===== flow/design.v =====
module axi_s_to_fifos #(
    parameter integer FIFO_DEPTH = 32,
    parameter integer C_DATA_WIDTH = 32
)(
    input  logic                     clk,
    input  logic                     nrst,
    input  logic [31:0]  awaddr,
    input  logic [3:0]               awprot,
    input  logic                     awvalid,
    output logic                     awready,
    input  logic [C_DATA_WIDTH-1:0]  wdata,
    input  logic [C_DATA_WIDTH/8-1:0] wstrb,
    input  logic                     wvalid,
    output logic                     wready,
    output logic [1:0]               bresp,
    output logic                     bvalid,
    input  logic                     bready,
    input  logic [31:0]  araddr,
    input  logic [3:0]               arprot,
    input  logic                     arvalid,
    output logic                     arready,
    output logic [C_DATA_WIDTH-1:0]  rdata,
    output logic [1:0]               rresp,
    output logic                     rvalid,
    input  logic                     rready,
    input logic [C_DATA_WIDTH-1:0]  fifo_wdata,
    output logic                    fifo_full,
    output logic                    fifo_almost_full,
    input logic                     fifo_wena,
    output logic [C_DATA_WIDTH-1:0] fifo_rdata,
    output logic                    fifo_empty,
    output logic                    fifo_almost_empty,
    input logic                     fifo_rena
);
    localparam ADDR_STATUS  = 0;
    localparam ADDR_WRITE   = 1;
    localparam ADDR_READ    = 2;
    localparam BYTES        = C_DATA_WIDTH/8;
    localparam ADDR_LSB     = $clog2(BYTES); 
    logic [C_DATA_WIDTH-1:0]    reg_write   [0:FIFO_DEPTH-1];
    logic [C_DATA_WIDTH-1:0]    reg_read    [0:FIFO_DEPTH-1];
    logic [31:0]                araddr_reg;
    logic [31:0]                awaddr_reg;
    logic [C_DATA_WIDTH-1:0]    wdata_reg;
    logic full2;
    logic almost_full2;
    logic empty2;
    logic almost_empty2;
    logic full1;
    logic almost_full1;
    logic empty1;
    logic almost_empty1;
    logic wrote_axi;
    logic rd_pop;
    logic push_fifo1;
    logic pop_fifo1;
    logic push_fifo2;
    logic pop_fifo2;
    localparam int INDEX_W = $clog2(FIFO_DEPTH);
    logic [INDEX_W-1:0] write_index_axi, read_index_axi;
    logic [INDEX_W-1:0] write_index_fifo, read_index_fifo;
    logic [INDEX_W:0]   size_fifo1, size_fifo2;
    typedef enum logic {
        IDLE_READ,
        READ_DATA
    } state_read;
    state_read state_r;
    always_ff @(posedge clk or negedge nrst) begin
        if (!nrst) begin
            arready             <= 0;
            araddr_reg          <= 0;
            rdata               <= 0;
            rresp               <= 0;
            rvalid              <= 0;
            state_r             <= IDLE_READ;
            read_index_axi      <= 0;
            rd_pop              <= 0;
        end else begin
            case (state_r)
                IDLE_READ: begin
                    arready     <= 1;
                    if (arvalid && arready) begin
                        araddr_reg  <= araddr;
                        state_r     <= READ_DATA;
                        arready <= 0;
                    end
                end
                READ_DATA: begin
                    if (!rvalid) begin
                        rvalid  <= 1;
                        rresp   <= 0;
                        rd_pop  <= (araddr_reg[31:ADDR_LSB] == ADDR_READ) && !empty1;
                        if (araddr_reg[31:ADDR_LSB] == ADDR_STATUS) begin
                            rdata   <= {28'b0,
                                        full2,
                                        almost_full2,
                                        empty1,
                                        almost_empty1};
                        end else if (araddr_reg[31:ADDR_LSB] == ADDR_READ && !empty1) begin
                            rdata   <= reg_read[read_index_axi];
                        end else begin
                            rdata   <= 0;
                        end
                    end else if (rready) begin
                        if (rd_pop) begin
                            read_index_axi <= read_index_axi + 1;
                            if (read_index_axi == FIFO_DEPTH - 1) begin
                                read_index_axi <= 0;
                            end
                        end
                        rvalid  <= 0;
                        state_r <= IDLE_READ;
                    end
                end
                default: begin
                    state_r <= IDLE_READ;
                end
            endcase
        end
    end
    always_ff @(posedge clk or negedge nrst) begin
        if (!nrst) begin
            for (int i = 0; i < FIFO_DEPTH; i++) begin
                reg_read[i]     <= '0;
            end
            write_index_fifo    <= 0;
        end else begin
            if (fifo_wena && !full1) begin
                reg_read[write_index_fifo] <= fifo_wdata;
                write_index_fifo <= write_index_fifo + 1;
                if (write_index_fifo == FIFO_DEPTH - 1) begin
                    write_index_fifo <= 0;
                end
            end
        end
    end
    always_comb begin
        push_fifo1 = (fifo_wena && !full1);
        pop_fifo1 = rd_pop && (state_r == READ_DATA) && (rready && rvalid);
    end
    always_ff @(posedge clk or negedge nrst) begin
        if (!nrst) begin
            size_fifo1 <= FIFO_DEPTH;
        end else begin
            size_fifo1 <= size_fifo1 + pop_fifo1 - push_fifo1;
        end
    end
    typedef enum logic [1:0] {
        IDLE_WRITE,
        HAVE_AW,
        HAVE_W,
        RESP
    } state_write;
    state_write state_w;
    always_ff @(posedge clk or negedge nrst) begin
        if (!nrst) begin
            awready         <= 0;
            wready          <= 0;
            bvalid          <= 0;
            bresp           <= 0;
            awaddr_reg      <= 0;
            wdata_reg       <= 0;
            wrote_axi       <= 0;
            write_index_axi <= 0;
            state_w         <= IDLE_WRITE;
            for (int i = 0; i < FIFO_DEPTH; i++) begin
                reg_write[i] <= '0;
            end
        end else begin
            case (state_w)
                IDLE_WRITE: begin
                    awready <= 1;
                    wready  <= 1;
                    wrote_axi   <= 0;
                    if ((wvalid && wready) && (awvalid && awready)) begin
                        wdata_reg   <= wdata;
                        awaddr_reg  <= awaddr;
                        wready      <= 0;
                        awready     <= 0;
                        state_w     <= RESP;
                    end else if (awvalid && awready) begin
                        awaddr_reg  <= awaddr;
                        awready     <= 0;
                        state_w     <= HAVE_AW;
                    end else if (wvalid && wready) begin
                        wdata_reg   <= wdata;
                        wready      <= 0;
                        state_w     <= HAVE_W;
                    end
                end
                HAVE_AW: begin
                    wready  <= 1;
                    if (wvalid && wready) begin
                        wdata_reg   <= wdata;
                        wready      <= 0;
                        state_w     <= RESP;
                    end
                end
                HAVE_W: begin
                    awready <= 1;
                    if (awvalid && awready) begin
                        awaddr_reg  <= awaddr;
                        awready     <= 0;
                        state_w     <= RESP;
                    end
                end
                RESP: begin
                    if (awaddr_reg[31:ADDR_LSB] == ADDR_WRITE && !wrote_axi && !full2) begin
                        reg_write[write_index_axi] <= wdata_reg;
                        write_index_axi <= write_index_axi + 1;
                        if (write_index_axi == FIFO_DEPTH - 1) begin
                            write_index_axi <= 0;
                        end
                        wrote_axi <= 1;
                    end
                    bvalid  <= 1;
                    bresp   <= 0;
                    if (bready && bvalid) begin
                        bvalid  <= 0;
                        state_w <= IDLE_WRITE;
                    end
                end
                default: begin
                    state_w <= IDLE_WRITE;
                end
            endcase
        end
    end
    always_ff @(posedge clk or negedge nrst) begin
        if (!nrst) begin
            read_index_fifo <= 0;
        end else begin
            if (fifo_rena && !empty2) begin
                read_index_fifo <= read_index_fifo + 1;
                if (read_index_fifo == FIFO_DEPTH - 1) begin
                    read_index_fifo <= 0;
                end
            end
        end
    end
    always_comb begin
        pop_fifo2 = (fifo_rena && !empty2);
        push_fifo2 = (awaddr_reg[31:ADDR_LSB] == ADDR_WRITE && !wrote_axi && !full2) && (state_w == RESP);
    end
    always_ff @(posedge clk or negedge nrst) begin
        if (!nrst) begin
            size_fifo2 <= FIFO_DEPTH;
        end else begin
            size_fifo2 <= size_fifo2 + pop_fifo2 - push_fifo2;
        end
    end
    always_comb fifo_rdata = reg_write[read_index_fifo];
    always_comb begin
        empty2        = size_fifo2 == FIFO_DEPTH;
        almost_empty2 = size_fifo2 == (FIFO_DEPTH - 1);
        full2         = size_fifo2 == 0;
        almost_full2  = size_fifo2 == 1;
        empty1         = size_fifo1 == FIFO_DEPTH;
        almost_empty1  = size_fifo1 == (FIFO_DEPTH - 1);
        full1          = size_fifo1 == 0;
        almost_full1   = size_fifo1 == 1;
        fifo_full           = full1;
        fifo_almost_full    = almost_full1;
        fifo_empty          = empty2;
        fifo_almost_empty   = almost_empty2;
    end
endmodule

===== flow/constraint.sdc =====
create_clock -name core_clock -period 8.0 [get_ports {clk}]
set_input_delay 1.6000 -clock core_clock [delete_from_list [all_inputs] [get_ports {clk}]]
set_output_delay 1.6000 -clock core_clock [all_outputs]
set_load 0.01 [all_outputs]

===== flow/config.mk =====
export PLATFORM = sky130hd
export DESIGN_NAME = axi_s_to_fifos
export DESIGN_NICKNAME = axi_s_to_fifos
export VERILOG_FILES = /design/flow/design.v
export SDC_FILE = /design/flow/constraint.sdc
export NUM_CORES = 4
export LEC_CHECK = 0
export CAP_MARGIN = 20
export CORE_MARGIN = 4
export CORE_UTILIZATION = 40
export CTS_CLUSTER_DIAMETER = 354
export SLEW_MARGIN = 20

===== flow/run.sh =====
#!/bin/bash
# the make line also repeats each setting of config.mk as NAME=value (left out here)
make -C /OpenROAD-flow-scripts/flow DESIGN_CONFIG=/design/flow/config.mk WORK_HOME=/design/flow/orfs CLKGATE_MAP_FILE= finish

==> results_slide.txt, run 1 <==
Key Metrics from the Run

Outcome
  – Status: finished clean

Logic synthesis
  – Cell type with the largest total area: dfrtp_1
  – Sequential element share of the synthesized area: 0.5612
  – Most frequent cells after synthesis: dfrtp_1 (2213), mux2_2 (2200), clkbuf_1 (416)
  – Mean Syn Cell Area: 13.51 um^2
  – Syn Std Cell Area: 0.09882 mm^2
  – Simple logic cell fraction of the synthesized area: 0.03985
  – Ys async rst share: 1.000
  – Largest logic family: multiplexers
  – Summed standard-cell area reported by yosys: 0.09882 mm^2
  – MUX area fraction: 0.2741
  – Xor/xnor share: 0.0007977
  – Post-synthesis cell count from yosys: 7317
  – Post-synthesis adder-cell area fraction: 0.006230
  – Flop and latch count out of synthesis: 2216
  – Number of synthesized flops with an enable pin: 0
  – Largest type area fraction: 0.5604
  – Most common cell in the synthesized netlist: dfrtp_1
  – Count of unique library cells instantiated by Yosys: 88
  – Number of cells produced by synthesis: 7317
  – Yosys warning count: 3
  – Synthesized-area fraction occupied by ao, oa, aoi and oai cells: 0.08761
  – Commonest register cell after synthesis: dfrtp_1
  – Largest cells by area after synthesis: dfrtp_1 (56%), mux2_2 (25%), a22oi_1 (2.8%)

Clock tree
  – H-tree depth reported by CTS: 4
  – Cell resize tally after clock tree synthesis: 0
  – Setup bufs post-CTS: 0
  – Root Buffer: clkbuf_16
  – CTS tree: done
  – Clock latency reported for the late side of the worst-skew pair: 0.92 ns
  – Post-CTS Hold Fix Bufs: 0
  – Clock Pin Slew Worst Setup and Hold Paths: 0.06 ns
  – Clock Sinks: 2216
  – Number of buffers created by CTS: 231
  – Number of buffers between clock root and the deepest sink: 3

Drt
  – Final wirelength: 382.3 mm
  – Vias: 69420
  – Remaining antenna violation count: 0
  – Via count normalized by instance count: 6.451
  – Residual DRC: 0
  – Final routed wire length divided by cell count: 35.52 um
  – Iter 0 DRT Violations: 8208
  – Number of detailed-routing iterations run before antenna repair: 8

Final timing
  – Highest clock rate: 137.6 MHz
  – Slew at the pin closest to its max-slew limit: 1.247 ns
  – Setup repair after global routing missed its margin: no
  – Fin. Hold Viols: 0
  – Endpoints failing setup: 0
  – Final hold slack: 0.4850 ns
  – Final worst path period need: 7.266 ns
  – Setup Skew: 0.1011 ns
  – Slew Viols, Final: 0
  – Period utilization: 0.9083
  – Remaining max-slew budget at the tightest pin: 0.1611
  – Setup total negative slack: 0 ns

Final layout
  – Layout overhead on the synthesized area: 14.03%
  – Final standard cell count with taps included and fillers excluded: 10760
  – Finished Core Util: 0.4582
  – Nets: 7523

Worst setup path
  – Reg-to-Reg End: rdata[14]
  – Worst-path cell chain: buf_4 > and4b_1 > buf_4 > a22oi_1 > nand4_1 > a211oi_1 > a31oi_1 > clkdlybuf4s50_1
  – Data arrival time of the critical path: 5.67 ns
  – Reg-to-reg critical path startpoint: read_index_axi[0]
  – Max FO, Critical Path: 38
  – First element of the critical path: read_index_fifo[4]
  – Timing endpoint of the critical path: fifo_rdata[19]
  – Master of the slowest instance on the critical path: dfrtp_4
  – CP most frequent cell: buf_4
  – Kind of start point of the critical path: register
  – Crit path largest cell delay: 1.00 ns
  – Setup slack, reg-to-reg: 2.89 ns
  – Delay-heaviest family, CP: buffers and inverters
  – Logic depth of the worst register-to-register path: 12
  – Worst Setup Path Type: register to output pin
  – Worst path buffer plus inverter count: 3
  – Critical path data required time: 6.40 ns
  – Total stage count of the critical path: 8
  – Type of destination of the critical path: output pin

Pwr
  – Combinational share of power: 0.190
  – Worst vdd rail ir drop: 0.2442 mV
  – Portion of total power attributed to sequential cells: 0.463
  – Internal Dissipation: 22040 uW
  – Switching share of power: 0.2954
  – Clock group: 10900 uW
  – Areal power density over the cells: 277.6 mW/mm^2
  – Seq power: 14500 uW
  – Portion of total power attributed to the clock network: 0.347
  – Reported combinational group power: 5950 uW
  – Static power due to leakage: 0.05297 uW
  – Switching power: 9243 uW
  – Largest Pwr Group: sequential cells

Floorplanning
  – Chip width: 505.0 um
  – Row count: 182
  – Area of the core region: 0.2459 mm^2
  – Height of the die: 505.0 um
  – Core utilization at floorplan: 0.4018
  – Die outline area: 0.2551 mm^2
  – Top-level port count: 226

Placement
  – Placed Cells incl. Taps: 10310
  – Buffers added on ports: 205
  – HPWL after detailed placement: 220.2 mm
  – Last weighted congestion value of the routability-driven placer: 0.8659

Global route
  – Initial antenna violation count: 28
  – Global-route wire length before repair: 533.8 mm
  – Vias in the first global route: 69010
  – Grt total ovfl: 0
  – Pin count of the biggest net entering global routing: 169
  – GRT Util Overall: 0.2910

Run
  – Maxcap violations: 0
  – Number of warnings in the stage logs: 97

Hold path
  – Worst hold-check path type: register to register
  – HP Start: rdata[19]
  – Cell depth of the worst min-delay path: 2
  – Hold Path Sink: rdata[19]
## area by class of cell
cell class                      count  area (um^2)
Fill cell                       21840       133300
Sequential cell                  2216        55490
Multi-Input combinational cell   4369        41180
Clock buffer                      369         6934
Timing Repair Buffer              456         4109
Tap cell                         3220         4029
Clock inverter                     62        706.9
Inverter                           52        195.2
Antenna cell                       17        42.54
## metrics by stage
step                area, um^2  power (uW)  setup slack, ns
detailed placement      105000       20480            1.866
finish                  112700       31290           0.7339
global placement        105000       20170            1.838
global route            112600       32330           0.8788
CTS                     112700       31280           0.9003
floorplan                98830       17760            4.017
## metal layers
layer  up-vias  share of wire  track usage
met5         -        0.00022            0
met4        12          0.065       0.1608
li1      27290              -            -
met2      3866           0.45       0.4495
met1     37120           0.40       0.3794
met3      1135          0.089      0.06634
==> run 2: changes to the inputs <==
Settings changed: ABC_AREA from default to 1, CELL_PAD_IN_SITES_DETAIL_PLACEMENT from default to 2, CORE_MARGIN 4 to 6, CORE_UTILIZATION 40 to 45, CTS_CLUSTER_DIAMETER 354 to 214, MAX_ROUTING_LAYER from default to met5, MIN_ROUTING_LAYER from default to met2, SETUP_SLACK_MARGIN from default to 0.37, SLEW_MARGIN 20 to 40.
Clock period 8.0 ns to 5.17 ns, I/O delays scaled along.
==> run 2 against run 1 <==
- the run now fails in global routing
- synthesized area grew 2.8%
- synthesized cell count is 76% higher
- die size is 7.0% lower
==> results_slide.txt, run 2 <==
Run Summary

Outcome
  – Status: stopped before the end
  – Failing step: global routing
  – First error message: [ERROR GRT-0116] Global routing finished with congestion. Check the congestion regions in the DRC Viewer.

Logic synthesis
  – Flop and latch count out of synthesis: 2216
  – Yosys warning count: 3
  – Count of unique library cells instantiated by Yosys: 45
  – Xor/xnor share: 0.0006899
  – Largest logic family: simple AND/OR/NAND/NOR gates
  – Number of synthesized flops with an enable pin: 0
  – Summed standard-cell area reported by yosys: 0.1016 mm^2
  – Commonest register cell after synthesis: dfrtp_1
  – Most common cell in the synthesized netlist: nand2_1
  – Most frequent cells after synthesis: nand2_1 (4859), dfrtp_1 (2213), nand3_1 (1302)
  – MUX area fraction: 0
  – Synthesized-area fraction occupied by ao, oa, aoi and oai cells: 0.09026
  – Sequential element share of the synthesized area: 0.5461
  – Mean Syn Cell Area: 7.873 um^2
  – Number of cells produced by synthesis: 12900
  – Simple logic cell fraction of the synthesized area: 0.2792
  – Post-synthesis cell count from yosys: 12900
  – Post-synthesis adder-cell area fraction: 0.006061
  – Largest cells by area after synthesis: dfrtp_1 (55%), nand2_1 (18%), nand3_1 (6.4%)
  – Largest type area fraction: 0.5453
  – Ys async rst share: 1.000
  – Syn Std Cell Area: 0.1016 mm^2
  – Cell type with the largest total area: dfrtp_1

Clock tree
  – Number of buffers between clock root and the deepest sink: 3
  – Post-CTS Hold Fix Bufs: 0
  – Number of buffers created by CTS: 239
  – H-tree depth reported by CTS: 4
  – Root Buffer: clkbuf_16
  – Clock Sinks: 2216

Placement
  – Pre-CTS setup slack: 0.3077 ns
  – Buffers added on ports: 205
  – Area post-placement: 0.1065 mm^2
  – Last weighted congestion value of the routability-driven placer: 0.9121
  – HPWL after detailed placement: 370.6 mm

Floorplanning
  – Core utilization at floorplan: 0.4551
  – Height of the die: 487.1 um
  – Area of the core region: 0.2232 mm^2
  – Row count: 173
  – Top-level port count: 226
  – Die outline area: 0.2372 mm^2
  – Chip width: 487.1 um

Global route
  – GRT Util Overall: 1.035
  – Grt total ovfl: 10520
## run 2: through the flow
stage                     power [uW]  hold WS, ns  cells
after CTS                      61870      0.02723  15890
after detailed placement       39420       0.4629  15410
after global placement         35980       0.4524  15400
after floorplan                30580       0.4419  12900
## run 2: repair_timing
| item | 4_1_cts |
|---|---|
| gates resized | 418 |
| setup endpoints to repair | 32 |
| buffers inserted | 29 |
| cloned | 6 |
| pin swaps | 67 |
## run 2: per-layer routing
layer	GRT overflow	track usage
met1	-	-
met2	4058	1.037
met3	3689	1.061
met4	2167	0.9957
met5	604	1.018
==> run 3: changes to the inputs <==
Settings changed: ABC_AREA 1 to default, CAP_MARGIN 20 to 15, CELL_PAD_IN_SITES_DETAIL_PLACEMENT 2 to default, CELL_PAD_IN_SITES_GLOBAL_PLACEMENT from default to 0, CORE_ASPECT_RATIO from default to 0.72, CORE_MARGIN 6 to 2, CORE_UTILIZATION 45 to 72, CTS_CLUSTER_DIAMETER 214 to 344, CTS_CLUSTER_SIZE from default to 15, HOLD_SLACK_MARGIN from default to 0.29, MAX_ROUTING_LAYER met5 to default, MIN_ROUTING_LAYER met2 to default, PLACE_DENSITY_LB_ADDON from default to 0.04, SETUP_SLACK_MARGIN 0.37 to 1.15, SLEW_MARGIN 40 to 20, TNS_END_PERCENT from default to 75.
Clock period 5.17 ns to 4.03 ns, I/O delays scaled along.
==> run 3 against run 2 <==
- the layout now fails its checks (setup timing)
- synthesized area down 2.7%
- die size decreased by 41%
- synthesized cell count down 43%
==> results_slide.txt, run 3 <==
Key Metrics from the Run

Worst setup path
  – Master of the slowest instance on the critical path: dfrtp_4
  – Data arrival time of the critical path: 3.56 ns
  – Timing endpoint of the critical path: fifo_rdata[15]
  – Critical path data required time: 3.22 ns
  – Crit path largest cell delay: 0.57 ns
  – Worst-path cell chain: buf_12 > buf_12 > buf_8 > nor3b_2 > buf_4 > a22o_1 > a221oi_1 > and4_1 > a21oi_1 > buf_2
  – Max FO, Critical Path: 7
  – Kind of start point of the critical path: register
  – Setup slack, reg-to-reg: 0.92 ns
  – Type of destination of the critical path: output pin
  – First element of the critical path: read_index_fifo[4]
  – Worst path buffer plus inverter count: 5
  – Delay-heaviest family, CP: buffers and inverters
  – Reg-to-reg critical path startpoint: size_fifo2[2]
  – Logic depth of the worst register-to-register path: 11
  – CP most frequent cell: buf_12
  – Worst Setup Path Type: register to output pin
  – Total stage count of the critical path: 10
  – Reg-to-Reg End: reg_write[24][3]

Pwr
  – Switching power: 18060 uW
  – Areal power density over the cells: 510.7 mW/mm^2
  – Seq power: 28800 uW
  – Internal Dissipation: 40850 uW
  – Static power due to leakage: 0.05485 uW
  – Switching share of power: 0.3066
  – Combinational share of power: 0.249
  – Worst vdd rail ir drop: 0.4199 mV
  – Portion of total power attributed to sequential cells: 0.488
  – Final Power: 58920 uW
  – Portion of total power attributed to the clock network: 0.262
  – Clock group: 15400 uW
  – Reported combinational group power: 14700 uW
  – Largest Pwr Group: sequential cells

Logic synthesis
  – Xor/xnor share: 0.0007977
  – Ys async rst share: 1.000
  – Post-synthesis adder-cell area fraction: 0.006230
  – Sequential element share of the synthesized area: 0.5612
  – Flop and latch count out of synthesis: 2216
  – Simple logic cell fraction of the synthesized area: 0.03985
  – Number of cells produced by synthesis: 7317
  – Largest cells by area after synthesis: dfrtp_1 (56%), mux2_2 (25%), a22oi_1 (2.8%)
  – Mean Syn Cell Area: 13.51 um^2
  – Post-synthesis cell count from yosys: 7317
  – Most common cell in the synthesized netlist: dfrtp_1
  – Summed standard-cell area reported by yosys: 0.09882 mm^2
  – MUX area fraction: 0.2741
  – Largest type area fraction: 0.5604
  – Synthesized-area fraction occupied by ao, oa, aoi and oai cells: 0.08761
  – Largest logic family: multiplexers
  – Yosys warning count: 3
  – Number of synthesized flops with an enable pin: 0
  – Syn Std Cell Area: 0.09882 mm^2
  – Count of unique library cells instantiated by Yosys: 88
  – Cell type with the largest total area: dfrtp_1
  – Most frequent cells after synthesis: dfrtp_1 (2213), mux2_2 (2200), clkbuf_1 (416)
  – Commonest register cell after synthesis: dfrtp_1

Final layout
  – Layout overhead on the synthesized area: 16.75%
  – Nets: 7923

Drt
  – Final routed wire length divided by cell count: 39.65 um
  – Remaining antenna violation count: 0
  – Final wirelength: 380.8 mm
  – Iter 0 DRT Violations: 12790
  – Vias: 75780
  – Number of detailed-routing iterations run before antenna repair: 10
  – Residual DRC: 0
  – Via count normalized by instance count: 7.892

Final timing
  – Highest clock rate: 229.1 MHz
  – Setup repair after global routing missed its margin: yes
  – Endpoints failing setup: 31
  – Slew at the pin closest to its max-slew limit: 1.208 ns
  – Final worst path period need: 4.364 ns
  – Remaining max-slew budget at the tightest pin: 0.1946
  – Period utilization: 1.083
  – Setup ws final: -0.3344 ns
  – Setup total negative slack: -5.968 ns
  – Fin. Hold Viols: 0
  – Slew Viols, Final: 0
  – Setup Skew: 0.02650 ns

Clock tree
  – H-tree depth reported by CTS: 4
  – Clock Sinks: 2216
  – Number of buffers created by CTS: 165
  – CTS tree: done
  – Number of buffers between clock root and the deepest sink: 3
  – Clock Pin Slew Worst Setup and Hold Paths: 0.08 ns
  – Root Buffer: clkbuf_16
  – Clock latency reported for the late side of the worst-skew pair: 0.84 ns

Floorplanning
  – Die outline area: 0.1403 mm^2
  – Top-level port count: 226
  – Chip width: 440.6 um
  – Area of the core region: 0.1364 mm^2
  – Core utilization at floorplan: 0.7244
  – Row count: 115
  – Height of the die: 318.4 um

Global route
  – GRT Util Overall: 0.5317
  – Initial antenna violation count: 29
  – Pin count of the biggest net entering global routing: 115
  – Grt total ovfl: 0
  – Vias in the first global route: 73920
  – Global-route wire length before repair: 527.6 mm

Placement
  – HPWL after detailed placement: 231.8 mm
  – Last weighted congestion value of the routability-driven placer: 0.9792
  – Buffers added on ports: 205

Outcome
  – Set of violated layout checks: setup timing
  – Status: complete, but fails checks

Hold path
  – Cell depth of the worst min-delay path: 2
  – Worst hold-check path type: register to register
  – HP Start: rdata[22]
  – Hold Path Sink: rdata[22]

Run
  – Maxcap violations: 0
  – Number of warnings in the stage logs: 78
==> run 3: per-stage QoR <==
step / setup WS (ns) / area, um^2 / instances / hold WS [ns] / util
after floorplan: 1.046 / 99270 / 7320 / 0.4474 / -
after global placement: 0.02422 / 106400 / 9166 / 0.4639 / 0.7802
after detailed placement: -0.008796 / 106400 / 9166 / 0.4771 / 0.7802
after CTS: -0.2591 / 113400 / 9482 / 0.4875 / 0.8315
after global routing: -0.2921 / 115300 / 9573 / 0.5110 / 0.8453
final: -0.3344 / 115400 / 9603 / 0.4889 / 0.8458
==> run 3: what timing repair did <==
action,CTS,global route
setup buffers,113,70
pin swaps,140,122
hold endpoints to repair,69,0
resized,485,265
hold buffers,1,0
endpoints found under the setup margin,1183,1245
cloned,7,15
==> run 3: routing by layer <==
layer	vias up	GRT usage	wire [um]
li1	28000	-	-
met1	38540	0.7202	135000
met2	7321	0.6705	145700
met3	1878	0.3110	73820
met4	49	0.2672	24640
met5	-	0.02128	1565
==> run 3: layout make-up <==
type,count,area (um^2)
Inverter,52,220.2
Clock buffer,192,4400
Tap cell,1813,2268
Antenna cell,36,90.09
Sequential cell,2216,55500
Clock inverter,3,47.55
Timing Repair Buffer,920,9762
Multi-Input combinational cell,4371,43080
Fill cell,6887,21030
==> run 4: changes to the inputs <==
Settings changed: ABC_AREA from default to 1, CAP_MARGIN 15 to 5, CELL_PAD_IN_SITES_GLOBAL_PLACEMENT 0 to default, CORE_ASPECT_RATIO 0.72 to 0.84, CTS_CLUSTER_DIAMETER 344 to 26, CTS_CLUSTER_SIZE 15 to 80, HOLD_SLACK_MARGIN 0.29 to default, MAX_ROUTING_LAYER from default to met4, PLACE_DENSITY_LB_ADDON 0.04 to 0.2, SETUP_SLACK_MARGIN 1.15 to 1.52, TNS_END_PERCENT 75 to default.
Clock period 4.03 ns to 5.22 ns, I/O delays scaled along.
==> run 4 against run 3 <==
- the flow now stops in global routing
- synthesized area grew 2.8%
- synthesized cell count grew 76%
- die size grew 2.7%
==> results_slide.txt, run 4 <==
Run Summary

Logic synthesis
  – Xor/xnor share: 0.0006899
  – Mean Syn Cell Area: 7.873 um^2
  – Yosys warning count: 3
  – Synthesized-area fraction occupied by ao, oa, aoi and oai cells: 0.09026
  – Ys async rst share: 1.000
  – Commonest register cell after synthesis: dfrtp_1
  – Largest type area fraction: 0.5453
  – Number of cells produced by synthesis: 12900
  – Summed standard-cell area reported by yosys: 0.1016 mm^2
  – Largest logic family: simple AND/OR/NAND/NOR gates
  – Simple logic cell fraction of the synthesized area: 0.2792
  – Largest cells by area after synthesis: dfrtp_1 (55%), nand2_1 (18%), nand3_1 (6.4%)
  – Most common cell in the synthesized netlist: nand2_1
  – Flop and latch count out of synthesis: 2216
  – Most frequent cells after synthesis: nand2_1 (4859), dfrtp_1 (2213), nand3_1 (1302)
  – Post-synthesis adder-cell area fraction: 0.006061
  – Count of unique library cells instantiated by Yosys: 45
  – Syn Std Cell Area: 0.1016 mm^2
  – Sequential element share of the synthesized area: 0.5461
  – Post-synthesis cell count from yosys: 12900
  – MUX area fraction: 0
  – Number of synthesized flops with an enable pin: 0
  – Cell type with the largest total area: dfrtp_1

Clock tree
  – Clock Sinks: 2216
  – Post-CTS Hold Fix Bufs: 0
  – H-tree depth reported by CTS: 5
  – Number of buffers between clock root and the deepest sink: 4
  – Root Buffer: clkbuf_16
  – Number of buffers created by CTS: 466

Placement
  – HPWL after detailed placement: 204.7 mm
  – Pre-CTS setup slack: 0.6929 ns
  – Area post-placement: 0.1047 mm^2
  – Last weighted congestion value of the routability-driven placer: 0.9924
  – Buffers added on ports: 205

Outcome
  – Failing step: global routing
  – Status: stopped before the end

Floorplanning
  – Top-level port count: 226
  – Area of the core region: 0.1403 mm^2
  – Row count: 126
  – Height of the die: 348.2 um
  – Die outline area: 0.1441 mm^2
  – Chip width: 413.8 um
  – Core utilization at floorplan: 0.7238
## run 4: timing repair
item,in CTS
cloned,26
setup endpoints to repair,245
pin swaps,201
gates resized,588
buffers inserted,101
## run 4: metrics by stage
stage | cells | util | power, uW
floorplan | 12900 | - | 30290
global placement | 14280 | 0.7463 | 34950
detailed placement | 14280 | 0.7463 | 35680
CTS | 15260 | 0.8887 | 68770
==> run 5: changes to the inputs <==
Settings changed: ABC_AREA 1 to default, CAP_MARGIN 5 to 20, CORE_ASPECT_RATIO 0.84 to default, CORE_UTILIZATION 72 to 40, CTS_CLUSTER_DIAMETER 26 to default, CTS_CLUSTER_SIZE 80 to default, MAX_ROUTING_LAYER met4 to default, PLACE_DENSITY_LB_ADDON 0.2 to default, SETUP_SLACK_MARGIN 1.52 to default.
Clock period 5.22 ns to 4.37 ns, I/O delays scaled along.
==> run 5 against run 4 <==
- now fails the layout checks on setup timing
- die size increased by 74%
- synthesized area fell by 2.7%
- synthesized cell count down 43%
==> results_slide.txt, run 5 <==
Key Metrics from the Run

Outcome
  – Status: complete, but fails checks
  – Set of violated layout checks: setup timing

Placement
  – Last weighted congestion value of the routability-driven placer: 0.8996
  – HPWL after detailed placement: 237.4 mm
  – Placed Cells incl. Taps: 10550
  – Pre-CTS setup slack: -0.2206 ns
  – Buffers added on ports: 205

Final timing
  – Period utilization: 1.018
  – Fin. Hold Viols: 0
  – Setup repair after global routing missed its margin: yes
  – Highest clock rate: 224.9 MHz
  – Setup ws final: -0.07734 ns
  – Remaining max-slew budget at the tightest pin: 0.1650
  – Slew at the pin closest to its max-slew limit: 1.250 ns
  – Final hold slack: 0.4894 ns
  – Slew Viols, Final: 0
  – Final worst path period need: 4.447 ns
  – Setup Skew: 0.07330 ns
  – Endpoints failing setup: 6

Logic synthesis
  – Most frequent cells after synthesis: dfrtp_1 (2213), mux2_2 (2200), clkbuf_1 (416)
  – Ys async rst share: 1.000
  – Post-synthesis adder-cell area fraction: 0.006230
  – Xor/xnor share: 0.0007977
  – Cell type with the largest total area: dfrtp_1
  – Commonest register cell after synthesis: dfrtp_1
  – Number of synthesized flops with an enable pin: 0
  – Largest cells by area after synthesis: dfrtp_1 (56%), mux2_2 (25%), a22oi_1 (2.8%)
  – Number of cells produced by synthesis: 7317
  – Mean Syn Cell Area: 13.51 um^2
  – Syn Std Cell Area: 0.09882 mm^2
  – Synthesized-area fraction occupied by ao, oa, aoi and oai cells: 0.08761
  – Flop and latch count out of synthesis: 2216
  – MUX area fraction: 0.2741
  – Count of unique library cells instantiated by Yosys: 88
  – Summed standard-cell area reported by yosys: 0.09882 mm^2
  – Yosys warning count: 3
  – Largest logic family: multiplexers
  – Post-synthesis cell count from yosys: 7317
  – Simple logic cell fraction of the synthesized area: 0.03985
  – Largest type area fraction: 0.5604
  – Most common cell in the synthesized netlist: dfrtp_1
  – Sequential element share of the synthesized area: 0.5612

Pwr
  – Internal Dissipation: 41960 uW
  – Clock group: 20400 uW
  – Areal power density over the cells: 506.4 mW/mm^2
  – Static power due to leakage: 0.05515 uW
  – Reported combinational group power: 12500 uW
  – Seq power: 26400 uW
  – Largest Pwr Group: sequential cells
  – Worst vdd rail ir drop: 0.4643 mV
  – Portion of total power attributed to the clock network: 0.344
  – Combinational share of power: 0.212
  – Portion of total power attributed to sequential cells: 0.444
  – Switching share of power: 0.2926
  – Switching power: 17350 uW

Clock tree
  – CTS tree: done
  – H-tree depth reported by CTS: 4
  – Clock Sinks: 2216
  – Number of buffers between clock root and the deepest sink: 3
  – Clock latency reported for the late side of the worst-skew pair: 0.91 ns
  – Number of buffers created by CTS: 233
  – Clock Pin Slew Worst Setup and Hold Paths: 0.06 ns
  – Root Buffer: clkbuf_16

Final layout
  – Final standard cell count with taps included and fillers excluded: 11080
  – Layout overhead on the synthesized area: 18.52%
  – Finished Core Util: 0.4767
  – Nets: 7851
  – Fill cells: 21520

Hold path
  – HP Start: rdata[21]
  – Hold Path Sink: rdata[21]
  – Cell depth of the worst min-delay path: 2
  – Worst hold-check path type: register to register

Run
  – Maxcap violations: 0
  – Number of warnings in the stage logs: 105

Worst setup path
  – Data arrival time of the critical path: 3.57 ns
  – First element of the critical path: read_index_fifo[0]
  – Worst path buffer plus inverter count: 3
  – Crit path largest cell delay: 0.58 ns
  – Delay-heaviest family, CP: simple AND/OR/NAND/NOR gates
  – Total stage count of the critical path: 10
  – Critical path data required time: 3.50 ns
  – Kind of start point of the critical path: register
  – Master of the slowest instance on the critical path: or4_4
  – Type of destination of the critical path: output pin
  – Max FO, Critical Path: 8
  – Worst Setup Path Type: register to output pin
  – Logic depth of the worst register-to-register path: 9
  – Timing endpoint of the critical path: fifo_rdata[13]
  – Reg-to-Reg End: rdata[30]
  – Reg-to-reg critical path startpoint: read_index_axi[0]
  – Setup slack, reg-to-reg: 0.46 ns
  – Worst-path cell chain: inv_4 > ha_4 > buf_4 > nand2b_4 > nor2_4 > or2_4 > o21ai_1 > or4_4 > o32a_1 > buf_2

Drt
  – Residual DRC: 0
  – Via count normalized by instance count: 6.406
  – Number of detailed-routing iterations run before antenna repair: 9
  – Vias: 70990
  – Remaining antenna violation count: 0
  – Iter 0 DRT Violations: 8592
  – Final routed wire length divided by cell count: 35.00 um
  – Final wirelength: 387.9 mm

Global route
  – Most Used Layer, Global Route: met2
  – Global routing usage on met1: 0.4036
  – Met3 track utilization from global routing: 0.07021
  – Initial antenna violation count: 27
  – Vias in the first global route: 70630
  – Global-route wire length before repair: 542.4 mm
  – Grt total ovfl: 0
  – Pin count of the biggest net entering global routing: 181
  – GRT Util Overall: 0.3025
  – Met2 Use GR: 0.4553

Floorplanning
  – Core utilization at floorplan: 0.4022
  – Chip width: 501.0 um
  – Area of the core region: 0.2457 mm^2
  – Height of the die: 501.0 um
  – Row count: 182
  – Top-level port count: 226
  – Die outline area: 0.2510 mm^2
run 5: per-stage QoR:
stage / setup TNS (ns) / total power, uW / area (um^2)
3_5_place_dp: -0.2206 / 37940 / 107300
6_report: -0.2873 / 59310 / 117100
4_1_cts: -0.4834 / 59060 / 116900
3_3_place_gp: -0.1550 / 37380 / 107300
5_1_grt: -0.7315 / 61180 / 117100
2_1_floorplan: 0 / 32520 / 98830
run 5: final cells by class:
cell class	instances	area (um^2)	share of cell area
inverters	52	203.9	0.001741
repair buffers	782	7612	0.06500
clock inverters	68	780.7	0.006666
well taps	3220	4029	0.03440
clock buffers	360	7093	0.06056
multi-input cells	4369	41850	0.3574
flip-flops and latches	2216	55510	0.4739
diodes	15	37.54	0.0003205
run 5: per-layer routing:
layer	share of wire	vias up
li1	-	27940
met1	0.40	37760
met2	0.44	4186
met3	0.10	1075
met4	0.063	22
met5	0.00037	-
run 5: what timing repair did:
item | 4_1_cts | 5_1_grt
pin swaps | 78 | 49
setup endpoints to repair | 32 | 31
hold endpoints to repair | 16 | 0
hold buffers | 1 | 0
cloned | 7 | 0
buffers inserted | 72 | 17
gates resized | 346 | 39
==> run 6: changes to the inputs <==
Settings changed: ABC_AREA from default to 1, CORE_UTILIZATION 40 to 72, CTS_CLUSTER_DIAMETER from default to 213, CTS_CLUSTER_SIZE from default to 10, SETUP_SLACK_MARGIN from default to 0.82.
Clock period 4.37 ns to 4.06 ns, I/O delays scaled along.
==> run 6 against run 5 <==
- global-route usage is 20 points higher
- largest cell class unchanged
- sequential cell count stayed put
- first-iteration DRC count is 78% higher
- still fails the layout checks on setup timing
- synthesized cell count is 76% higher
- largest power group unchanged
- die size is 43% lower
==> results_slide.txt, run 6 <==
Key Metrics from the Run

Logic synthesis
  – Post-synthesis adder-cell area fraction: 0.006061
  – Post-synthesis cell count from yosys: 12900
  – Commonest register cell after synthesis: dfrtp_1
  – Mean Syn Cell Area: 7.873 um^2
  – Yosys warning count: 3
  – Synthesized-area fraction occupied by ao, oa, aoi and oai cells: 0.09026
  – Flop and latch count out of synthesis: 2216
  – Largest cells by area after synthesis: dfrtp_1 (55%), nand2_1 (18%), nand3_1 (6.4%)
  – Sequential element share of the synthesized area: 0.5461
  – Number of cells produced by synthesis: 12900
  – Simple logic cell fraction of the synthesized area: 0.2792
  – Number of synthesized flops with an enable pin: 0
  – Largest logic family: simple AND/OR/NAND/NOR gates
  – Most common cell in the synthesized netlist: nand2_1
  – Largest type area fraction: 0.5453
  – Most frequent cells after synthesis: nand2_1 (4859), dfrtp_1 (2213), nand3_1 (1302)
  – Count of unique library cells instantiated by Yosys: 45
  – Ys async rst share: 1.000
  – Summed standard-cell area reported by yosys: 0.1016 mm^2
  – Cell type with the largest total area: dfrtp_1
  – Xor/xnor share: 0.0006899
  – MUX area fraction: 0
  – Syn Std Cell Area: 0.1016 mm^2

Worst setup path
  – Data arrival time of the critical path: 3.36 ns
  – Critical path data required time: 3.25 ns
  – CP most frequent cell: nand2_1
  – Setup slack, reg-to-reg: 0.93 ns
  – Worst path buffer plus inverter count: 5
  – Total stage count of the critical path: 15
  – Kind of start point of the critical path: register
  – Logic depth of the worst register-to-register path: 13
  – Timing endpoint of the critical path: fifo_rdata[23]
  – Worst-path cell chain: inv_4 > ha_4 > inv_4 > nor3_4 > buf_12 > clkbuf_16 > nand3_1 > o21ai_0 > nor2_2 > nand2_4 > nor2_4 > nand2_1 > nand2_1 > nand2_1 > buf_2
  – Type of destination of the critical path: output pin
  – First element of the critical path: read_index_fifo[0]
  – Reg-to-reg critical path startpoint: read_index_axi[0]
  – Crit path largest cell delay: 0.48 ns
  – Worst Setup Path Type: register to output pin
  – Master of the slowest instance on the critical path: dfrtp_2
  – Delay-heaviest family, CP: simple AND/OR/NAND/NOR gates
  – Max FO, Critical Path: 7
  – Reg-to-Reg End: rdata[20]

Clock tree
  – H-tree depth reported by CTS: 4
  – CTS tree: done
  – Number of buffers between clock root and the deepest sink: 3
  – Root Buffer: clkbuf_16
  – Clock Pin Slew Worst Setup and Hold Paths: 0.06 ns
  – Clock latency reported for the late side of the worst-skew pair: 0.88 ns
  – Number of buffers created by CTS: 239
  – Clock Sinks: 2216

Pwr
  – Final Power: 67490 uW
  – Internal Dissipation: 42730 uW
  – Switching power: 24760 uW
  – Clock group: 19100 uW
  – Largest Pwr Group: sequential cells
  – Portion of total power attributed to sequential cells: 0.456
  – Portion of total power attributed to the clock network: 0.282
  – Areal power density over the cells: 582.5 mW/mm^2
  – Switching share of power: 0.3669
  – Combinational share of power: 0.262
  – Worst vdd rail ir drop: 0.7484 mV
  – Reported combinational group power: 17700 uW
  – Static power due to leakage: 0.05816 uW
  – Seq power: 30800 uW

Hold path
  – Cell depth of the worst min-delay path: 2
  – Worst hold-check path type: register to register
  – Hold Path Sink: reg_write[8][24]
  – HP Start: reg_write[8][24]

Placement
  – Buffers added on ports: 205
  – Area post-placement: 0.1064 mm^2
  – Last weighted congestion value of the routability-driven placer: 0.9769
  – Pre-CTS setup slack: 0.1989 ns
  – HPWL after detailed placement: 206.5 mm

Floorplanning
  – Area of the core region: 0.1397 mm^2
  – Core utilization at floorplan: 0.7270
  – Height of the die: 379.6 um
  – Chip width: 379.6 um
  – Row count: 137
  – Top-level port count: 226
  – Die outline area: 0.1441 mm^2

Final timing
  – Final worst path period need: 4.172 ns
  – Setup repair after global routing missed its margin: yes
  – Period utilization: 1.028
  – Slew at the pin closest to its max-slew limit: 1.277 ns
  – Setup ws final: -0.1118 ns
  – Setup total negative slack: -1.101 ns
  – Highest clock rate: 239.7 MHz
  – Endpoints failing setup: 26
  – Remaining max-slew budget at the tightest pin: 0.1487
  – Setup Skew: 0.03408 ns
  – Fin. Hold Viols: 0
  – Slew Viols, Final: 0

Drt
  – Vias: 95920
  – Number of detailed-routing iterations run before antenna repair: 9
  – Residual DRC: 0
  – Via count normalized by instance count: 6.494
  – Remaining antenna violation count: 0
  – Final routed wire length divided by cell count: 24.71 um
  – Iter 0 DRT Violations: 15260
  – Final wirelength: 365.0 mm

Final layout
  – Final Cell Area: 0.1159 mm^2
  – Nets: 13060
  – Fill cells: 8625
  – Layout overhead on the synthesized area: 14.08%

Global route
  – Vias in the first global route: 93690
  – Grt total ovfl: 0
  – Pin count of the biggest net entering global routing: 137
  – Initial antenna violation count: 11
  – Global-route wire length before repair: 549.5 mm
  – GRT Util Overall: 0.4997

Outcome
  – Status: complete, but fails checks
  – Set of violated layout checks: setup timing

Run
  – Maxcap violations: 0
  – Number of warnings in the stage logs: 75
==> run 6: what timing repair did <==
action | in CTS | in global routing
hold buffers | 1 | 0
resized | 480 | 178
hold endpoints to repair | 5 | 0
gates cloned | 16 | 9
buffers inserted | 41 | 30
pin swaps | 162 | 115
setup endpoints to repair | 101 | 70
==> run 6: metal layers <==
| metal | vias to the layer above | wire length, um | track usage |
|---|---|---|---|
| met5 | - | 96 | 0 |
| met4 | 14 | 40730 | 0.4457 |
| met3 | 2215 | 49340 | 0.1386 |
| met2 | 7695 | 156400 | 0.7386 |
| met1 | 45210 | 118400 | 0.6028 |
| li1 | 40780 | - | - |
==> run 6: layout make-up <==
| class | count | area (um^2) | area share |
|---|---|---|---|
| diodes | 2 | 5.005 | 0.00004320 |
| clock buffers | 254 | 6058 | 0.05229 |
| clock inverters | 14 | 269.0 | 0.002322 |
| inverters | 1022 | 3862 | 0.03334 |
| multi-input cells | 8699 | 40100 | 0.3461 |
| flip-flops and latches | 2216 | 55470 | 0.4787 |
| well taps | 1876 | 2347 | 0.02026 |
| repair buffers | 687 | 7754 | 0.06692 |
==> run 6: per-stage QoR <==
step / hold WS, ns / util / std cells
after CTS: 0.4641 / 0.8214 / 14730
final: 0.4681 / 0.8293 / 14770
after global routing: 0.4746 / 0.8293 / 14770
after global placement: 0.4526 / 0.7613 / 14400
after detailed placement: 0.4580 / 0.7614 / 14400
after floorplan: 0.4419 / - / 12900
==> run 7: changes to the inputs <==
Settings changed: ABC_AREA 1 to default, CAP_MARGIN 20 to 35, CORE_ASPECT_RATIO from default to 0.71, CTS_CLUSTER_DIAMETER 213 to 55, CTS_CLUSTER_SIZE 10 to 88, HOLD_SLACK_MARGIN from default to 0.29, PLACE_DENSITY_LB_ADDON from default to 0.04, SETUP_SLACK_MARGIN 0.82 to 1.15, SLEW_MARGIN 20 to 5, TNS_END_PERCENT from default to 65.
Clock period 4.06 ns to 4.03 ns, I/O delays scaled along.
==> run 7 against run 6 <==
- still fails the layout checks on setup timing
- clock-buffer cell count decreased by 95
- highest routed layer unchanged
- largest cell class unchanged
- critical path depth decreased by 3
- hold slack improved by 0.023 ns
- routed wire length increased by 5.3%
- clock skew decreased by 0.0066 ns
==> results_slide.txt, run 7 <==
Key Metrics from the Run

Worst setup path
  – Max FO, Critical Path: 5
  – Crit path largest cell delay: 0.52 ns
  – Worst-path cell chain: buf_6 > ha_4 > clkinv_4 > nor2_4 > ha_4 > buf_4 > buf_6 > buf_8 > a222oi_1 > o2111ai_1 > o32a_1 > buf_2
  – Master of the slowest instance on the critical path: a222oi_1
  – Critical path data required time: 3.22 ns
  – Reg-to-Reg End: rdata[13]
  – Setup slack, reg-to-reg: 1.04 ns
  – Worst path buffer plus inverter count: 6
  – Data arrival time of the critical path: 3.65 ns
  – Kind of start point of the critical path: register
  – Reg-to-reg critical path startpoint: read_index_axi[0]
  – Worst Setup Path Type: register to output pin
  – First element of the critical path: read_index_fifo[0]
  – Logic depth of the worst register-to-register path: 10
  – Type of destination of the critical path: output pin
  – Delay-heaviest family, CP: AND-OR/OR-AND gates
  – Total stage count of the critical path: 12
  – Timing endpoint of the critical path: fifo_rdata[5]

Floorplanning
  – Area of the core region: 0.1362 mm^2
  – Chip width: 443.7 um
  – Core utilization at floorplan: 0.7254
  – Height of the die: 316.2 um
  – Row count: 114
  – Top-level port count: 226
  – Die outline area: 0.1403 mm^2

Logic synthesis
  – Post-synthesis adder-cell area fraction: 0.006230
  – Summed standard-cell area reported by yosys: 0.09882 mm^2
  – MUX area fraction: 0.2741
  – Largest cells by area after synthesis: dfrtp_1 (56%), mux2_2 (25%), a22oi_1 (2.8%)
  – Mean Syn Cell Area: 13.51 um^2
  – Post-synthesis cell count from yosys: 7317
  – Yosys warning count: 3
  – Number of synthesized flops with an enable pin: 0
  – Commonest register cell after synthesis: dfrtp_1
  – Cell type with the largest total area: dfrtp_1
  – Most frequent cells after synthesis: dfrtp_1 (2213), mux2_2 (2200), clkbuf_1 (416)
  – Most common cell in the synthesized netlist: dfrtp_1
  – Xor/xnor share: 0.0007977
  – Largest logic family: multiplexers
  – Simple logic cell fraction of the synthesized area: 0.03985
  – Synthesized-area fraction occupied by ao, oa, aoi and oai cells: 0.08761
  – Ys async rst share: 1.000
  – Flop and latch count out of synthesis: 2216
  – Sequential element share of the synthesized area: 0.5612
  – Number of cells produced by synthesis: 7317
  – Count of unique library cells instantiated by Yosys: 88
  – Largest type area fraction: 0.5604
  – Syn Std Cell Area: 0.09882 mm^2

Global route
  – Global routing usage on met1: 0.7099
  – Met2 Use GR: 0.6878
  – Pin count of the biggest net entering global routing: 151
  – GRT Util Overall: 0.5337
  – Most Used Layer, Global Route: met1
  – Vias in the first global route: 74660
  – Initial antenna violation count: 34
  – Met3 track utilization from global routing: 0.3185
  – Global-route wire length before repair: 530.3 mm
  – Grt total ovfl: 0

Pwr
  – Switching power: 19010 uW
  – Areal power density over the cells: 516.3 mW/mm^2
  – Combinational share of power: 0.253
  – Switching share of power: 0.3150
  – Final Power: 60340 uW
  – Internal Dissipation: 41330 uW
  – Reported combinational group power: 15300 uW
  – Seq power: 28800 uW
  – Portion of total power attributed to sequential cells: 0.477
  – Static power due to leakage: 0.05547 uW
  – Worst vdd rail ir drop: 0.5467 mV
  – Largest Pwr Group: sequential cells
  – Portion of total power attributed to the clock network: 0.271
  – Clock group: 16300 uW

Final timing
  – Setup total negative slack: -5.690 ns
  – Setup ws final: -0.4260 ns
  – Fin. Hold Viols: 0
  – Remaining max-slew budget at the tightest pin: 0.2375
  – Setup Skew: 0.02749 ns
  – Slew Viols, Final: 0
  – Setup repair after global routing missed its margin: yes
  – Period utilization: 1.106
  – Highest clock rate: 224.4 MHz
  – Slew at the pin closest to its max-slew limit: 1.144 ns
  – Endpoints failing setup: 32
  – Final worst path period need: 4.456 ns

Clock tree
  – Root Buffer: clkbuf_16
  – CTS tree: done
  – H-tree depth reported by CTS: 4
  – Clock latency reported for the late side of the worst-skew pair: 0.84 ns
  – Clock Sinks: 2216
  – Clock Pin Slew Worst Setup and Hold Paths: 0.10 ns
  – Number of buffers created by CTS: 139
  – Number of buffers between clock root and the deepest sink: 3

Final layout
  – Nets: 7951
  – Fill cells: 6483
  – Layout overhead on the synthesized area: 18.27%

Hold path
  – HP Start: rd_pop
  – Worst hold-check path type: register to register
  – Cell depth of the worst min-delay path: 2
  – Hold Path Sink: rd_pop

Drt
  – Final wirelength: 384.5 mm
  – Number of detailed-routing iterations run before antenna repair: 12
  – Residual DRC: 0
  – Iter 0 DRT Violations: 13440
  – Via count normalized by instance count: 7.879
  – Final routed wire length divided by cell count: 39.65 um
  – Remaining antenna violation count: 0
  – Vias: 76400

Placement
  – HPWL after detailed placement: 234.4 mm
  – Last weighted congestion value of the routability-driven placer: 0.9993
  – Buffers added on ports: 205

Run
  – Number of warnings in the stage logs: 95
  – Maxcap violations: 0

Outcome
  – Set of violated layout checks: setup timing
  – Status: complete, but fails checks
-- run 7: cell type report --
cell class | instances | area, um^2 | area share
Clock inverter | 90 | 1109 | 0.009485
Inverter | 52 | 216.5 | 0.001852
Sequential cell | 2216 | 55480 | 0.4747
Timing Repair Buffer | 976 | 11010 | 0.09424
Multi-Input combinational cell | 4369 | 42930 | 0.3673
Antenna cell | 36 | 90.09 | 0.0007708
Clock buffer | 159 | 3781 | 0.03235
Tap cell | 1798 | 2250 | 0.01925
-- run 7: through the flow --
| step | utilization | setup slack [ns] | hold slack [ns] | std cells | area, um^2 |
|---|---|---|---|---|---|
| after floorplan | - | 1.046 | 0.4474 | 7320 | 99260 |
| final | 0.8580 | -0.4260 | 0.4912 | 9696 | 116900 |
| after detailed placement | 0.7869 | -0.08342 | 0.4738 | 9196 | 107200 |
| after CTS | 0.8445 | -0.1857 | 0.4930 | 9579 | 115000 |
| after global placement | 0.7785 | -0.03077 | 0.4622 | 9143 | 106000 |
| after global routing | 0.8575 | -0.3882 | 0.5122 | 9667 | 116800 |
-- run 7: timing repair --
action,in CTS,in global routing
cloned,8,6
hold endpoints to repair,56,0
pin swaps,107,99
setup buffers,125,66
hold buffers,1,0
endpoints found under the setup margin,1881,1182
resized,533,208
-- run 7: metal layers --
layer | vias up | routed length [um]
li1 | 28200 | -
met1 | 38680 | 134900
met2 | 7451 | 148100
met3 | 2020 | 75130
met4 | 48 | 25370
met5 | - | 974
==> run 8: changes to the inputs <==
Settings changed: CAP_MARGIN 35 to 20, CELL_PAD_IN_SITES_GLOBAL_PLACEMENT from default to 0, CORE_ASPECT_RATIO 0.71 to default, CTS_CLUSTER_DIAMETER 55 to default, CTS_CLUSTER_SIZE 88 to 50, HOLD_SLACK_MARGIN 0.29 to default, PLACE_DENSITY_LB_ADDON 0.04 to 0.0, SETUP_SLACK_MARGIN 1.15 to 1.17, SLEW_MARGIN 5 to 20, TNS_END_PERCENT 65 to default.
Clock period 4.03 ns to 4.12 ns, I/O delays scaled along.
==> run 8 against run 7 <==
- largest cell class unchanged
- routed wire length decreased by 0.55%
- clock skew decreased by 0.0017 ns
- still fails the layout checks on setup timing
- utilization grew 0.79 points
- highest routed layer unchanged
- first-iteration DRC count fell by 17%
- critical path depth is 2 lower
- cell area up 0.61%
==> results_slide.txt, run 8 <==
Key Metrics from the Run

Final layout
  – Layout overhead on the synthesized area: 19.00%
  – Flop area: 0.05550 mm^2
  – Nets: 7994
  – Fill cells: 6293
  – Combinational gate area: 0.04277 mm^2
  – Final Cell Area: 0.1176 mm^2
  – Finished Core Util: 0.8659

Drt
  – DRT met1 WL: 120.5 mm
  – DR WL met3: 52.44 mm
  – Residual DRC: 0
  – Final routed wire length divided by cell count: 39.13 um
  – Uppermost routed layer: met5
  – Remaining antenna violation count: 0
  – Via count normalized by instance count: 7.772
  – Iter 0 DRT Violations: 11170
  – Final wirelength: 382.3 mm
  – Number of detailed-routing iterations run before antenna repair: 10
  – Vias: 75950
  – Detailed-routed wire length on met2: 162.2 mm

Placement
  – HPWL after detailed placement: 224.8 mm
  – Area post-placement: 0.1060 mm^2
  – Buffers added on ports: 205
  – Last weighted congestion value of the routability-driven placer: 0.9696

Logic synthesis
  – Count of unique library cells instantiated by Yosys: 88
  – Summed standard-cell area reported by yosys: 0.09882 mm^2
  – Most frequent cells after synthesis: dfrtp_1 (2213), mux2_2 (2200), clkbuf_1 (416)
  – Largest logic family: multiplexers
  – MUX area fraction: 0.2741
  – Mean Syn Cell Area: 13.51 um^2
  – Flop and latch count out of synthesis: 2216
  – Xor/xnor share: 0.0007977
  – Sequential element share of the synthesized area: 0.5612
  – Cell type with the largest total area: dfrtp_1
  – Number of synthesized flops with an enable pin: 0
  – Most common cell in the synthesized netlist: dfrtp_1
  – Post-synthesis cell count from yosys: 7317
  – Largest cells by area after synthesis: dfrtp_1 (56%), mux2_2 (25%), a22oi_1 (2.8%)
  – Simple logic cell fraction of the synthesized area: 0.03985
  – Ys async rst share: 1.000
  – Number of cells produced by synthesis: 7317
  – Yosys warning count: 3
  – Syn Std Cell Area: 0.09882 mm^2
  – Commonest register cell after synthesis: dfrtp_1
  – Largest type area fraction: 0.5604
  – Synthesized-area fraction occupied by ao, oa, aoi and oai cells: 0.08761
  – Post-synthesis adder-cell area fraction: 0.006230

Worst setup path
  – CP most frequent cell: buf_4
  – Worst path buffer plus inverter count: 4
  – Delay-heaviest family, CP: simple AND/OR/NAND/NOR gates
  – Logic depth of the worst register-to-register path: 9
  – Setup slack, reg-to-reg: 1.08 ns
  – Worst-path cell chain: inv_2 > ha_4 > buf_4 > nand2b_1 > o22ai_1 > a221o_1 > nor3_2 > buf_4 > a31oi_4 > buf_6
  – Reg-to-Reg End: rdata[28]
  – Data arrival time of the critical path: 3.57 ns
  – Critical path data required time: 3.30 ns
  – Max FO, Critical Path: 7
  – Kind of start point of the critical path: register
  – Master of the slowest instance on the critical path: nand2b_1
  – First element of the critical path: read_index_fifo[1]
  – Type of destination of the critical path: output pin
  – Total stage count of the critical path: 10
  – Worst Setup Path Type: register to output pin
  – Reg-to-reg critical path startpoint: read_index_axi[0]
  – Timing endpoint of the critical path: fifo_rdata[26]
  – Crit path largest cell delay: 0.57 ns

Outcome
  – Set of violated layout checks: setup timing
  – Status: complete, but fails checks

Clock tree
  – CTS tree: done
  – H-tree depth reported by CTS: 4
  – Number of buffers created by CTS: 214
  – Clock Sinks: 2216
  – Clock Pin Slew Worst Setup and Hold Paths: 0.06 ns
  – Number of buffers between clock root and the deepest sink: 3
  – Clock latency reported for the late side of the worst-skew pair: 0.87 ns
  – Root Buffer: clkbuf_16

Pwr
  – Reported combinational group power: 14200 uW
  – Seq power: 28200 uW
  – Portion of total power attributed to sequential cells: 0.448
  – Areal power density over the cells: 535.1 mW/mm^2
  – Static power due to leakage: 0.05611 uW
  – Portion of total power attributed to the clock network: 0.327
  – Switching share of power: 0.2954
  – Largest Pwr Group: sequential cells
  – Final Power: 62920 uW
  – Internal Dissipation: 44330 uW
  – Combinational share of power: 0.225
  – Switching power: 18590 uW
  – Worst vdd rail ir drop: 0.4517 mV
  – Clock group: 20600 uW

Final timing
  – Fin. Hold Viols: 0
  – Slew at the pin closest to its max-slew limit: 1.199 ns
  – Remaining max-slew budget at the tightest pin: 0.2004
  – Setup ws final: -0.2789 ns
  – Setup Skew: 0.02583 ns
  – Slew Viols, Final: 0
  – Setup repair after global routing missed its margin: yes
  – Highest clock rate: 227.3 MHz
  – Final worst path period need: 4.399 ns
  – Period utilization: 1.068
  – Final hold slack: 0.4972 ns
  – Endpoints failing setup: 32

Global route
  – GRT Util Overall: 0.5325
  – Pin count of the biggest net entering global routing: 116
  – Vias in the first global route: 76200
  – Grt total ovfl: 0
  – Initial antenna violation count: 29
  – Global-route wire length before repair: 534.0 mm

Floorplanning
  – Height of the die: 374.5 um
  – Core utilization at floorplan: 0.7276
  – Chip width: 374.5 um
  – Area of the core region: 0.1358 mm^2
  – Top-level port count: 226
  – Row count: 135
  – Die outline area: 0.1402 mm^2

Hold path
  – HP Start: rdata[29]
  – Hold Path Sink: rdata[29]
  – Cell depth of the worst min-delay path: 2
  – Worst hold-check path type: register to register

Run
  – Maxcap violations: 0
  – Number of warnings in the stage logs: 82
## run 8: cell type report
| cell class | instances | area share |
|---|---|---|
| well taps | 1781 | 0.01895 |
| clock buffers | 333 | 0.05613 |
| repair buffers | 943 | 0.08074 |
| clock inverters | 62 | 0.006459 |
| diodes | 15 | 0.0003192 |
| multi-input cells | 4370 | 0.3637 |
| inverters | 52 | 0.001724 |
| flip-flops and latches | 2216 | 0.4720 |
## run 8: repair_timing
item / CTS / global route
cloned: 1 / 7
setup buffers: 121 / 98
pin swaps: 130 / 99
resized: 477 / 180
hold buffers: 1 / 0
hold endpoints to repair: 32 / 0
setup endpoints to repair: 556 / 700
## run 8: layer usage
layer,GRT usage,vias up
met5,0.006861,-
met4,0.5199,30
met3,0.1803,2697
met2,0.7673,6892
li1,-,28260
met1,0.6184,38070
## run 8: metrics by stage
step / worst slack, ns / TNS [ns] / cells
after floorplan: 1.103 / 0 / 7320
after global placement: -0.1264 / -0.1264 / 9129
after detailed placement: -0.1411 / -0.1862 / 9129
after CTS: -0.09742 / -0.7021 / 9647
after global routing: -0.3442 / -3.986 / 9763
final: -0.2789 / -3.797 / 9772
==> run 9: changes to the inputs <==
Settings changed: CELL_PAD_IN_SITES_GLOBAL_PLACEMENT 0 to default, CORE_UTILIZATION 72 to 63, CTS_CLUSTER_SIZE 50 to default, PLACE_DENSITY_LB_ADDON 0.0 to default, SETUP_SLACK_MARGIN 1.17 to default.
Clock period 4.12 ns to 4.47 ns, I/O delays scaled along.
==> run 9 against run 8 <==
- global-route usage decreased by 7.3 points
- the layout still fails its checks (setup timing)
- routed wire length shrank 3.5%
- sequential power fell by 8.5%
- largest cell class unchanged
- synthesized cell count stayed put
- critical path depth fell by 1
- sequential share of layout area is 1.1 points higher
- cell area shrank 2.4%
==> results_slide.txt, run 9 <==
Key Metrics from the Run

Outcome
  – Status: complete, but fails checks
  – Set of violated layout checks: setup timing

Pwr
  – Seq power: 25800 uW
  – Internal Dissipation: 40630 uW
  – Portion of total power attributed to sequential cells: 0.451
  – Switching share of power: 0.2896
  – Switching power: 16560 uW
  – Clock group: 19500 uW
  – Areal power density over the cells: 498.1 mW/mm^2
  – Static power due to leakage: 0.05477 uW
  – Reported combinational group power: 11900 uW
  – Combinational share of power: 0.208
  – Final Power: 57190 uW
  – Worst vdd rail ir drop: 0.4649 mV
  – Portion of total power attributed to the clock network: 0.341
  – Largest Pwr Group: sequential cells

Drt
  – Remaining antenna violation count: 0
  – Iter 0 DRT Violations: 8881
  – Final routed wire length divided by cell count: 37.43 um
  – Residual DRC: 0
  – Number of detailed-routing iterations run before antenna repair: 7
  – Via count normalized by instance count: 7.228
  – Final wirelength: 368.8 mm
  – Vias: 71220

Final layout
  – Finished Core Util: 0.7359
  – Nets: 7787
  – Layout overhead on the synthesized area: 16.20%
  – Fill cells: 10530
  – Flop area: 0.05550 mm^2
  – Combinational gate area: 0.04175 mm^2

Placement
  – Last weighted congestion value of the routability-driven placer: 0.9305
  – Buffers added on ports: 205
  – HPWL after detailed placement: 226.0 mm
  – Pre-CTS setup slack: 0.1727 ns

Clock tree
  – Clock latency reported for the late side of the worst-skew pair: 0.87 ns
  – Number of buffers between clock root and the deepest sink: 3
  – Root Buffer: clkbuf_16
  – Post-CTS Hold Fix Bufs: 0
  – H-tree depth reported by CTS: 4
  – Clock Sinks: 2216
  – CTS tree: done
  – Number of buffers created by CTS: 222
  – Clock Pin Slew Worst Setup and Hold Paths: 0.06 ns

Logic synthesis
  – Flop and latch count out of synthesis: 2216
  – Synthesized-area fraction occupied by ao, oa, aoi and oai cells: 0.08761
  – Cell type with the largest total area: dfrtp_1
  – Largest cells by area after synthesis: dfrtp_1 (56%), mux2_2 (25%), a22oi_1 (2.8%)
  – Summed standard-cell area reported by yosys: 0.09882 mm^2
  – Sequential element share of the synthesized area: 0.5612
  – Largest type area fraction: 0.5604
  – Post-synthesis cell count from yosys: 7317
  – Simple logic cell fraction of the synthesized area: 0.03985
  – Number of cells produced by synthesis: 7317
  – Syn Std Cell Area: 0.09882 mm^2
  – Most common cell in the synthesized netlist: dfrtp_1
  – Largest logic family: multiplexers
  – Yosys warning count: 3
  – Most frequent cells after synthesis: dfrtp_1 (2213), mux2_2 (2200), clkbuf_1 (416)
  – Mean Syn Cell Area: 13.51 um^2
  – Number of synthesized flops with an enable pin: 0
  – Xor/xnor share: 0.0007977
  – Ys async rst share: 1.000
  – MUX area fraction: 0.2741
  – Commonest register cell after synthesis: dfrtp_1
  – Count of unique library cells instantiated by Yosys: 88
  – Post-synthesis adder-cell area fraction: 0.006230

Floorplanning
  – Height of the die: 400.0 um
  – Die outline area: 0.1600 mm^2
  – Chip width: 400.0 um
  – Top-level port count: 226
  – Core utilization at floorplan: 0.6333
  – Area of the core region: 0.1560 mm^2
  – Row count: 145

Global route
  – GRT Util Overall: 0.4594
  – Grt total ovfl: 0
  – Pin count of the biggest net entering global routing: 145
  – Global-route wire length before repair: 518.8 mm
  – Initial antenna violation count: 18
  – Vias in the first global route: 70930

Worst setup path
  – Setup slack, reg-to-reg: 0.68 ns
  – CP most frequent cell: buf_4
  – Reg-to-reg critical path startpoint: size_fifo2[5]
  – Worst path buffer plus inverter count: 4
  – Critical path data required time: 3.58 ns
  – Delay-heaviest family, CP: AND-OR/OR-AND gates
  – Worst-path cell chain: buf_4 > clkinvlp_4 > ha_4 > buf_4 > a222oi_1 > nand2_1 > or4_1 > o32a_1 > buf_2
  – First element of the critical path: read_index_fifo[4]
  – Total stage count of the critical path: 9
  – Reg-to-Reg End: reg_write[16][13]
  – Type of destination of the critical path: output pin
  – Master of the slowest instance on the critical path: dfrtp_4
  – Timing endpoint of the critical path: fifo_rdata[13]
  – Kind of start point of the critical path: register
  – Crit path largest cell delay: 0.53 ns
  – Worst Setup Path Type: register to output pin
  – Data arrival time of the critical path: 3.61 ns
  – Max FO, Critical Path: 9
  – Logic depth of the worst register-to-register path: 8

Hold path
  – Worst hold-check path type: input port to async pin

Final timing
  – Setup Skew: 0.03812 ns
  – Slew Viols, Final: 0
  – Setup total negative slack: -0.06707 ns
  – Setup repair after global routing missed its margin: yes
  – Setup ws final: -0.03194 ns
  – Final hold slack: 0.04576 ns
  – Remaining max-slew budget at the tightest pin: 0.2188
  – Period utilization: 1.007
  – Fin. Hold Viols: 0
  – Highest clock rate: 222.1 MHz
  – Final worst path period need: 4.502 ns
  – Endpoints failing setup: 4
  – Slew at the pin closest to its max-slew limit: 1.142 ns

Run
  – Number of warnings in the stage logs: 87
  – Maxcap violations: 0
==> run 9: through the flow <==
step,std cells,instance area [um^2]
final,9853,114800
after global placement,9330,105300
after CTS,9803,114200
after global routing,9841,114800
after detailed placement,9332,105400
after floorplan,7320,98830
==> run 9: repair_timing <==
action | 4_1_cts | 5_1_grt
cloned | 5 | 2
pin swaps | 35 | 55
hold endpoints to repair | 0 | 0
setup buffers | 51 | 35
gates resized | 185 | 106
setup endpoints to repair | 32 | 26
==> run 9: layout make-up <==
cell class,count,share of cell area
Inverter,52,0.001787
Clock buffer,334,0.05792
Timing Repair Buffer,729,0.06196
Sequential cell,2216,0.4833
Clock inverter,81,0.008728
Antenna cell,14,0.0003051
Tap cell,2058,0.02243
Multi-Input combinational cell,4369,0.3636
==> run 9: routing by layer <==
| layer | GRT usage | share of wire | up-vias |
|---|---|---|---|
| li1 | - | - | 27840 |
| met1 | 0.5606 | 0.35 | 37190 |
| met2 | 0.7075 | 0.45 | 4590 |
| met3 | 0.1004 | 0.096 | 1586 |
| met4 | 0.3715 | 0.098 | 16 |
| met5 | 0 | 0.00036 | - |
No activity file was given, so power comes from the tool's default toggle rates.
